==> flow/design.v (excerpt) <==
module top(
    input clk,              
    input rst,              
    input cyc,              
    input stb,              
    input we,               
	input [3:0] wb_sel,     
    input [31:0] adr,       
    input [31:0] dat_mosi,  
    output reg [31:0] dat_miso,  
    output reg ack,             
    output reg err              
);
Size in the first run: roughly 2,300 cells after synthesis, roughly 540 flip-flops, about 110 I/O pins.
clock: 6.89 ns
lec_check: 0
abc_area: 0
cap_margin: 20
cell_pad_in_sites_global_placement: 3
core_margin: 2
core_utilization: 21
cts_cluster_diameter: 154
cts_cluster_size: 25
gpl_timing_driven: 0
min_routing_layer: met1
place_density: 0.78
slew_margin: 10
tns_end_percent: 75
run.sh (not shown) runs the stock make flow with config.mk's settings and CLKGATE_MAP_FILE=.
The first run finished but failed the layout checks on setup timing.
==> next run, changes <==
Settings changed: ABC_AREA 0 to not set, CELL_PAD_IN_SITES_GLOBAL_PLACEMENT 3 to not set, CORE_UTILIZATION 21 to 40, CTS_CLUSTER_DIAMETER 154 to not set, CTS_CLUSTER_SIZE 25 to not set, GPL_TIMING_DRIVEN 0 to not set, MIN_ROUTING_LAYER met1 to not set, PLACE_DENSITY 0.78 to not set, SLEW_MARGIN 10 to 20, TNS_END_PERCENT 75 to not set.
Clock period 6.89 ns to 9.06 ns, I/O delays scaled along.
The changed run produced a clean layout.
Design area went down by about 5%.
Total power drops by about 8%.
Via count barely changes.
Worst setup slack gains 1400 ps.
Clock skew drops by 26 ps.
Non-clock buffer count drops by 131.
Synthesized area stays the same.
Core utilization rises by 21 points.
Fmax came out lower by about 9%.
First-iteration DRC count increases by 43%.
==> next run, changes <==
Settings changed: ABC_AREA set to 1, MIN_ROUTING_LAYER set to met2.
Clock period 9.06 ns to 7.79 ns, I/O delays scaled along.
=>
- total power came out higher by 26%
- core utilization came out higher by 1.8 points
- worst setup slack loses 140 ps
- clock power came out higher by 30%
- area after synthesis came out higher by 11%
- global-route usage came out higher by 14 points
==> next run, changes <==
Settings changed: ABC_AREA 1 to 0, CAP_MARGIN 20 to 40, CELL_PAD_IN_SITES_GLOBAL_PLACEMENT set to 3, CORE_ASPECT_RATIO set to 0.82, CORE_MARGIN 2 to 9, CORE_UTILIZATION 40 to 24, GPL_ROUTABILITY_DRIVEN set to 0, HOLD_SLACK_MARGIN set to 0.05, MAX_ROUTING_LAYER set to met4, SETUP_SLACK_MARGIN set to -0.29, SLEW_MARGIN 20 to 15, TNS_END_PERCENT set to 80.
=>
- The changed run produced a layout that fails on setup timing
- global-route usage came out lower by 13 points
- non-clock buffer count came out higher by 19
- sequential share of layout area came out higher by 2.6 points
- clock skew came out higher by 51 ps
- worst setup slack is worse by 320 ps
- power came out higher by 0.87%
- routed wire length came out lower by 4.3%
==> next run, changes <==
Settings changed: ABC_AREA 0 to not set, CAP_MARGIN 40 to 20, CELL_PAD_IN_SITES_GLOBAL_PLACEMENT 3 to not set, CORE_ASPECT_RATIO 0.82 to not set, CORE_MARGIN 9 to 2, CORE_UTILIZATION 24 to 62, GPL_ROUTABILITY_DRIVEN 0 to not set, HOLD_SLACK_MARGIN 0.05 to not set, MAX_ROUTING_LAYER met4 to not set, MIN_ROUTING_LAYER met2 to not set, SETUP_SLACK_MARGIN -0.29 to not set, SLEW_MARGIN 15 to 20, TNS_END_PERCENT 80 to not set.
Clock period 7.79 ns to 5.03 ns, I/O delays scaled along.
- The changed run finished but failed the layout checks on setup timing
- area after synthesis does not change
- global-route usage climbs by 11 points
- die area drops by well over a third
- design area drops slightly
- wire length drops by about a fifth
- setup slack loses 2600 ps
- clock power climbs by a quarter to a third
- critical path depth does not change

* * *

Setup of v57:
The RTL this note starts from:
==> flow/design.v <==
module matrix_mult
    (   input Clock,
        input reset,  
        input Enable,     
        input [71:0] A,
        input [71:0] B,
        output reg [71:0] C,
        output reg done      
    );
reg signed [7:0] matA [2:0][2:0];
reg signed [7:0] matB [2:0][2:0];
reg signed [7:0] matC [2:0][2:0];
integer i,j,k;   
reg first_cycle;     
reg end_of_mult;     
reg signed [15:0] temp;  
always @(posedge Clock or posedge reset)
begin
    if(reset == 1) begin     
        i = 0;
        j = 0;
        k = 0;
        temp = 0;
        first_cycle = 1;
        end_of_mult = 0;
        done = 0;
        for(i=0;i<=2;i=i+1) begin
            for(j=0;j<=2;j=j+1) begin
                matA[i][j] = 8'd0;
                matB[i][j] = 8'd0;
                matC[i][j] = 8'd0;
            end
        end
    end
    else begin   
        if(Enable == 1)      
            if(first_cycle == 1) begin      
                for(i=0;i<=2;i=i+1) begin
                    for(j=0;j<=2;j=j+1) begin
                        matA[i][j] = A[(i*3+j)*8+:8];
                        matB[i][j] = B[(i*3+j)*8+:8];
                        matC[i][j] = 8'd0;
                    end
                end
                first_cycle = 0;
                end_of_mult = 0;
                temp = 0;
                i = 0;
                j = 0;
                k = 0;
            end
            else if(end_of_mult == 0) begin      
                temp = matA[i][k]*matB[k][j];
                matC[i][j] = matC[i][j] + temp[7:0];     
                if(k == 2) begin
                    k = 0;
                    if(j == 2) begin
                        j = 0;
                        if (i == 2) begin
                            i = 0;
                            end_of_mult = 1;
                        end
                        else
                            i = i + 1;
                    end
                    else
                        j = j+1;
                end
                else
                    k = k+1;
            end
            else if(end_of_mult == 1) begin      
                for(i=0;i<=2;i=i+1) begin    
                    for(j=0;j<=2;j=j+1) begin     
                        C[(i*3+j)*8+:8] = matC[i][j];
                    end
                end
                done = 1;    
            end
    end
end
endmodule
module top(
    input clk,              
    input rst,              
    input cyc,              
    input stb,              
    input we,               
	input [3:0] wb_sel,     
    input [31:0] adr,       
    input [31:0] dat_mosi,  
    output reg [31:0] dat_miso,  
    output reg ack,             
    output reg err              
);
parameter A_OFFSET = 0;     
parameter B_OFFSET = 9;     
parameter C_OFFSET = 18;    
parameter MAT_SIZE = 9;     
parameter INT_WIDTH = 8;  
reg [71:0] A, B;
reg Enable;
reg reset_matrix;
wire [71:0] C;
wire done;
matrix_mult mm_inst(
    .Clock(clk),
    .reset(reset_matrix),
    .Enable(Enable),
    .A(A),
    .B(B),
    .C(C),
    .done(done)
);
always @(posedge clk or posedge rst) begin
    if (rst) begin
        dat_miso <= 32'b0;
        ack <= 0;
        err <= 0;
        reset_matrix <= 1;
        Enable <= 0;
        A <= 72'b0;
        B <= 72'b0;
    end else if (cyc && stb) begin
        ack <= 0;
        err <= 0;
        reset_matrix <= 0;
        if (we && wb_sel[0]) begin
            reset_matrix <= 1;
            if (adr < A_OFFSET+MAT_SIZE) begin
                A[((adr-A_OFFSET)*INT_WIDTH)+:INT_WIDTH] <= dat_mosi[7:0];
                ack <= 1;
            end else if (adr >=B_OFFSET && adr < B_OFFSET+MAT_SIZE) begin
                B[((adr-B_OFFSET)*INT_WIDTH)+:INT_WIDTH] <= dat_mosi[7:0];
                ack <= 1;
            end else begin
                err <= 1;
            end
        end else if (!we) begin
            if (adr >= C_OFFSET && adr < C_OFFSET+MAT_SIZE) begin
                Enable <= 1;
                if (done) begin
                    dat_miso[7:0] <= C[(adr-C_OFFSET)*INT_WIDTH+:INT_WIDTH];
                    ack <= 1;
                    Enable <= 0;
                end
            end else begin
                err <= 1;
            end
        end
    end else begin
        ack <= 0;
        err <= 0;
    end
end
endmodule
clock: 10.0 ns
lec_check: 0
cap_margin: 5
core_margin: 2
core_utilization: 40
place_density_lb_addon: 0.03
slew_margin: 20
v57 ran to completion and came out clean on the timing, design-rule and antenna checks.
The following lists how v3 was set up differently from v57:
Settings: CORE_UTILIZATION: 40 -> 58; PLACE_DENSITY_LB_ADDON: 0.03 -> unset; CAP_MARGIN: 5 -> 20; SETUP_SLACK_MARGIN: unset -> 1.71; the clock period (ns, I/O delays scaled along): 10.0 -> 8.5.
==> results <==
- Between v3 and v57, the clock skew after layout figures differ only marginally.
- v3 was carried through to the last stage, and its layout satisfied the timing, design-rule and antenna checks.
- NOTE: worst slack at placement in v3 falls short of that of v57
- v3 does worse than v57 on relative slew slack.
- Global-route wire length before repair: v57 and v3 compared, higher one is v57
- v3 against v57: clock network power share fell by 1.3 points, overall routing resource usage went up, final wirelength decreased by 7.3% relative to the old numbers.
- Note that the die area recorded for v57 amounts to 1.4 times the value seen in v3.
- Post-route cell area: v3 vs v57 up 1.0%
Inputs modified between v3 and v46:
Settings: changing CORE_UTILIZATION from 58 to 68; changing SETUP_SLACK_MARGIN from 1.71 to -0.7; setting CTS_CLUSTER_SIZE to 24 for the first time; setting CTS_CLUSTER_DIAMETER to 356 for the first time; changing the clock period (ns, I/O delays scaled along) from 8.5 to 7.49.
Results
v46 ran in full, but the layout does not pass; the checks complain about negative setup slack.
v46 ended with less post-cts gate resize count than v3.
Going from v3 to v46, layout clock buffer count shrank by 39%; core utilization of the finished layout saw an increase.
Met1 usage in global routing (higher): v46
v46 ended up with a lower growth of design area from synthesis to finish than v3 did.
Of v3 and v46, v3 shows the higher post-route cell area, with v46 below it.
Worst hold slack after final layout: v46 < v3
Delta(total wirelength of the detailed-routed design, v46 - v3) < 0
[v46] peak clock frequency supported by timing fell 2.7% relative to v3
The following lists how v14 was set up differently from v46:
Settings: SETUP_SLACK_MARGIN now 0.37, was -0.7; CTS_CLUSTER_DIAMETER no longer set, was 356; CTS_CLUSTER_SIZE no longer set, was 24; CORE_UTILIZATION now 40, was 68; the clock period (ns, I/O delays scaled along) now 9.06, was 7.49.
==> comparison <==
Comparing v46 and v14, the lower switching part of the total was measured on v14. On global-route track usage on met3, the lower figure sits with v14, not v46. Every stage of the flow completed for v14, and the final layout passed the timing, design-rule and antenna checks. A startpoint of the worst setup timing path of mm_inst.k[0]$_DFFE_PP0P_ is what v46 shows, while mm_inst.k[1]$_DFFE_PP0P_ belongs to v14. Compared with v46, v14 shows a higher clock tree cell share of total cell area.
diff inputs: v14 => v20
Settings: SETUP_SLACK_MARGIN removed (was 0.37); CORE_UTILIZATION changed from 40 to 19.
### Flow results
- Run comparison: v20 capture point of the critical path mm_inst.matC[1][7]$_DFFE_PP0P_; v14 capture point of the critical path mm_inst.matC[2][7]$_DFFE_PP0P_
- The sum of internal, switching and leakage power number comes out lower for v14 vs v20.
- When the final numbers for v20 and v14 were put side by side, the worst hold slack after final layout turned out to be greater in v20.
- Going from v14 to v20, the buffer count from post-CTS setup fixing was found to have gone down by 2.
- [compare] base=v14 new=v20: detailed-route wire length fell about 0.6%; fraction of area in registers fell 1.8 points; setup slack fell 0.24 ns.
Power is estimated from default activity; no workload was simulated.
